==> v15: inputs <==
## cache
module cache (
    input   logic           i_hclk,
    input   logic           i_hnreset,
    input   logic           i_hsel_m,
    input   logic   [31:0]  i_haddr_m,
    input   logic           i_hwrite_m,
    input   logic   [ 2:0]  i_hsize_m,
    input   logic   [ 2:0]  i_hburst_m,
    input   logic   [ 3:0]  i_hprot_m,
    input   logic   [ 1:0]  i_htrans_m,
    input   logic           i_hmastlock_m,
    input   logic           i_hready_m,
    input   logic   [31:0]  i_hwdata_m,
    output  logic           o_hready_m,
    output  logic           o_hresp_m,
    output  logic   [31:0]  o_hrdata_m,
    input   logic           i_nbypass,
    input   logic   [31:0]  i_climit,
    input   logic           i_d_cache_en,
    output  logic           o_hsel_sl,
    output  logic           o_hready_i_sl,
    output  logic   [31:0]  o_haddr_sl,
    output  logic           o_hwrite_sl,
    output  logic   [2:0]   o_hsize_sl,
    output  logic   [1:0]   o_htrans_sl,
    output  logic   [31:0]  o_hwdata_sl,
    input   logic   [31:0]  i_hrdata_sl,
    input   logic           i_hready_o_sl,
    input   logic           i_hresp_sl,
    output  logic           o_mem_en,
    output  logic           o_mem_we,
    output  logic   [7:0]   o_mem_addr,
    output  logic   [31:0]  o_mem_wdata,
    input   logic   [31:0]  i_mem_rdata
    );
    logic           miss_cache;
    logic           calc_sync_rst;
    logic           calc_en;
    logic   [29:0]  calc_addr;
    logic           calc_wr_rdy;
    logic   [7:0]   calc_mem_addr_cache;
    logic   [7:0]   calc_mem_addr_load;
    logic   [31:0]  mem_rdata;
    logic           mem_en;
    logic           mem_we;
    logic   [7:0]   mem_addr;
    cache_ahb_ctrl_mem cache_ahb_ctrl_mem (
        .i_hclk (i_hclk),
        .i_hnreset (i_hnreset),
        .i_hsel (i_hsel_m),
        .i_haddr (i_haddr_m),
        .i_hwrite (i_hwrite_m),
        .i_hsize (i_hsize_m),
        .i_hburst (i_hburst_m),
        .i_hprot (i_hprot_m),
        .i_htrans (i_htrans_m),
        .i_hmastlock (i_hmastlock_m),
        .i_hready (i_hready_m),
        .i_hwdata (i_hwdata_m),
        .o_hready (o_hready_m),
        .o_hresp (o_hresp_m),
        .o_hrdata (o_hrdata_m),
        .i_nbypass (i_nbypass),
        .i_d_cache_en (i_d_cache_en),
        .i_climit (i_climit),
        .i_prefetch_dis (1'b1),
  ...
clock: 9.51 ns
lec_check: 0
abc_area: 1
cap_margin: 20
core_margin: 2
core_utilization: 72
cts_cluster_size: 24
place_density: 0.37
setup_slack_margin: 1.05
slew_margin: 20
run.sh (not shown) runs the stock make flow with config.mk's settings and CLKGATE_MAP_FILE=.
==> inputs of v9, as changes to v15 <==
ABC_AREA = unset   (was 1)
CORE_UTILIZATION = 58   (was 72)
CTS_CLUSTER_SIZE = unset   (was 24)
PLACE_DENSITY = 0.6   (was 0.37)
SETUP_SLACK_MARGIN = 1.79   (was 1.05)
==> flow/constraint.sdc (replaced) <==
create_clock -name core_clock -period 6.58 [get_ports {i_hclk}]
set_input_delay 1.3160 -clock core_clock [delete_from_list [all_inputs] [get_ports {i_hclk}]]
set_output_delay 1.3160 -clock core_clock [all_outputs]
set_load 0.01 [all_outputs]
==> inputs of v23, as changes to v15 <==
ABC_AREA = unset   (was 1)
CORE_UTILIZATION = 59   (was 72)
CTS_CLUSTER_DIAMETER = 25   (was unset)
CTS_CLUSTER_SIZE = unset   (was 24)
MAX_ROUTING_LAYER = met4   (was unset)
PLACE_DENSITY = unset   (was 0.37)
SETUP_SLACK_MARGIN = 1.77   (was 1.05)
==> flow/constraint.sdc (replaced) <==
create_clock -name core_clock -period 6.81 [get_ports {i_hclk}]
set_input_delay 1.3620 -clock core_clock [delete_from_list [all_inputs] [get_ports {i_hclk}]]
set_output_delay 1.3620 -clock core_clock [all_outputs]
set_load 0.01 [all_outputs]
==> impl_metrics.json <==
{
  "place_area_um2": 27200,
  "fp_util_pct": 72.8,
  "dp_cells": 3979,
  "failing_step": "clock tree synthesis",
  "synth_cell_types": 51,
  "rows": 64,
  "syn_inst": 3160,
  "status": "did not finish",
  "ys_sh_aoi_pct": 11.1,
  "gp_congestion": 1.10,
  "error_line": "[ERROR DPL-0038] Utilization greater than 100%, impossible to legalize"
}
That was v15.
==> impl_metrics.json <==
{
  "status": "did not finish",
  "failing_step": "global routing",
  "error_line": "[ERROR GRT-0232] Routing congestion too high. Check the congestion heatmap in the GUI.",
  "dp_cells": 3747,
  "rows": 72,
  "edf_count": 0,
  "syn_inst": 2679,
  "gp_congestion": 1.18,
  "synth_cell_types": 111,
  "ys_sh_aoi_pct": 21.5
}
That was v23.
==> impl_metrics.json <==
{
  "worst_slack_ps": -2170,
  "synthMuxAreaShare_pct": 3.57,
  "setup_viol": 82,
  "violatedChecks": "negative setup slack",
  "layout.area.comb_um2": 14600,
  "place_area_um2": 30100,
  "synth_cell_types": 111,
  "viasPerCell": 7.50,
  "fp_util_pct": 58.9,
  "syn_to_final_growth_pct": 50.1,
  "syn_inst": 2679,
  "ys_sh_aoi_pct": 21.5,
  "status": "finished with violations"
}
That was v9.

* * *

==> run a <==
cache again, from the RTL that the note above started with.
Settings: LEC_CHECK=0, ABC_AREA=1, CAP_MARGIN=25, CORE_MARGIN=4, CORE_UTILIZATION=22, CTS_CLUSTER_SIZE=94, MAX_ROUTING_LAYER=met4, SLEW_MARGIN=30; clock period 12.0 ns.
==> run b: changes against run a <==
Settings changed: ABC_AREA 1 to unset, CAP_MARGIN 25 to 20, CORE_MARGIN 4 to 2, CORE_UTILIZATION 22 to 58, CTS_CLUSTER_DIAMETER set to 40, CTS_CLUSTER_SIZE 94 to unset, SETUP_SLACK_MARGIN set to 1.33, SLEW_MARGIN 30 to 20, TNS_END_PERCENT set to 5.
==> flow/constraint.sdc (replaced) <==
create_clock -name core_clock -period 6.94 [get_ports {i_hclk}]
set_input_delay 1.3880 -clock core_clock [delete_from_list [all_inputs] [get_ports {i_hclk}]]
set_output_delay 1.3880 -clock core_clock [all_outputs]
set_load 0.01 [all_outputs]
==> notes <==
Against run a, the synthesized cell count of run b is smaller by about 15%.
Between run b and run a, the lower sequential power is in run a (gap about 75%, measured against run a).
Between run b and run a, the lower wire length is in run a (gap 62%, measured against run a).
Against run b, the final area of run a is lower by about 14%.
Against run b, the global-route usage of run a is lower by 46 points.
In run b the combinational power is higher than in run a, by about 70%.
Sequential cell count is the same in run a and run b.
Run a produced a clean layout. Run b finished with capacitance limit, slew limit, setup timing left.
Setup slack: run b is lower than run a (2.1 ns).

* * *

==> run M: inputs <==
cache again, from the RTL that the note above started with.
## cache
module cache (
    input   logic           i_hclk,
    input   logic           i_hnreset,
    input   logic           i_hsel_m,
    input   logic   [31:0]  i_haddr_m,
    input   logic           i_hwrite_m,
    input   logic   [ 2:0]  i_hsize_m,
    input   logic   [ 2:0]  i_hburst_m,
    input   logic   [ 3:0]  i_hprot_m,
    input   logic   [ 1:0]  i_htrans_m,
    input   logic           i_hmastlock_m,
    input   logic           i_hready_m,
    input   logic   [31:0]  i_hwdata_m,
    output  logic           o_hready_m,
    output  logic           o_hresp_m,
    output  logic   [31:0]  o_hrdata_m,
    input   logic           i_nbypass,
    input   logic   [31:0]  i_climit,
    input   logic           i_d_cache_en,
    output  logic           o_hsel_sl,
    output  logic           o_hready_i_sl,
    output  logic   [31:0]  o_haddr_sl,
    output  logic           o_hwrite_sl,
    output  logic   [2:0]   o_hsize_sl,
    output  logic   [1:0]   o_htrans_sl,
    output  logic   [31:0]  o_hwdata_sl,
    input   logic   [31:0]  i_hrdata_sl,
    input   logic           i_hready_o_sl,
    input   logic           i_hresp_sl,
    output  logic           o_mem_en,
    output  logic           o_mem_we,
    output  logic   [7:0]   o_mem_addr,
    output  logic   [31:0]  o_mem_wdata,
    input   logic   [31:0]  i_mem_rdata
    );
  ...
Settings: LEC_CHECK=0, ABC_AREA=0, CAP_MARGIN=5, CELL_PAD_IN_SITES_GLOBAL_PLACEMENT=2, CORE_ASPECT_RATIO=1.48, CORE_MARGIN=4, CORE_UTILIZATION=50, CTS_CLUSTER_DIAMETER=137, CTS_CLUSTER_SIZE=44, PLACE_DENSITY_LB_ADDON=0.11, SETUP_SLACK_MARGIN=-0.15, SLEW_MARGIN=5; clock period 8.8 ns.
==> run A: changes against run M <==
- ABC_AREA: 0 -> not set
- CAP_MARGIN: 5 -> 20
- CELL_PAD_IN_SITES_GLOBAL_PLACEMENT: 2 -> not set
- CORE_ASPECT_RATIO: 1.48 -> not set
- CORE_MARGIN: 4 -> 2
- CORE_UTILIZATION: 50 -> 66
- CTS_CLUSTER_DIAMETER: 137 -> not set
- CTS_CLUSTER_SIZE: 44 -> not set
- GPL_ROUTABILITY_DRIVEN: not set -> 1
- PLACE_DENSITY_LB_ADDON: 0.11 -> not set
- SETUP_SLACK_MARGIN: -0.15 -> not set
- SLEW_MARGIN: 5 -> 20
==> flow/constraint.sdc (replaced) <==
create_clock -name core_clock -period 8.58 [get_ports {i_hclk}]
set_input_delay 1.7160 -clock core_clock [delete_from_list [all_inputs] [get_ports {i_hclk}]]
set_output_delay 1.7160 -clock core_clock [all_outputs]
set_load 0.01 [all_outputs]
==> run P: changes against run M <==
- ABC_AREA: 0 -> not set
- CAP_MARGIN: 5 -> 20
- CELL_PAD_IN_SITES_GLOBAL_PLACEMENT: 2 -> not set
- CORE_ASPECT_RATIO: 1.48 -> not set
- CORE_MARGIN: 4 -> 2
- CORE_UTILIZATION: 50 -> 40
- CTS_CLUSTER_DIAMETER: 137 -> not set
- CTS_CLUSTER_SIZE: 44 -> not set
- PLACE_DENSITY: not set -> 0.6
- PLACE_DENSITY_LB_ADDON: 0.11 -> not set
- SETUP_SLACK_MARGIN: -0.15 -> 1.4
- SLEW_MARGIN: 5 -> 20
==> flow/constraint.sdc (replaced) <==
create_clock -name core_clock -period 11.9 [get_ports {i_hclk}]
set_input_delay 2.3800 -clock core_clock [delete_from_list [all_inputs] [get_ports {i_hclk}]]
set_output_delay 2.3800 -clock core_clock [all_outputs]
set_load 0.01 [all_outputs]
==> qor.csv <==
stage,metric,value,unit
status,status,did not finish,
status,flow.stopped_at,global routing,
status,error,[ERROR GRT-0116] Global routing finished with congestion. Check the congestion regions in the DRC Viewer.,
die,die_w,190,um
That was run A.
==> qor.csv <==
stage,metric,value,unit
die,die_w,243,um
status,status,no timing/DRC/antenna violations,
cts,post_cts_buffers,57,
sta,fin_crit_sh,88.8,%
routing,antenna_cells,2,
That was run P.
==> qor.csv <==
stage,metric,value,unit
status,flow.stopped_at,global placement,
die,die_w,184,um
status,error,[ERROR FLW-0024] Place density exceeds 1.0 (current PLACE_DENSITY_LB_ADDON =  0.11). Please check if the value of  PLACE_DENSITY_LB_ADDON is between 0 and 0.99.,
yosys,synthAoiAreaFrac,21.5,%
yosys,ys_sh_mux,3.57,%
status,status,did not finish,
That was run M.
No activity file was given, so power comes from the tool's default toggle rates.
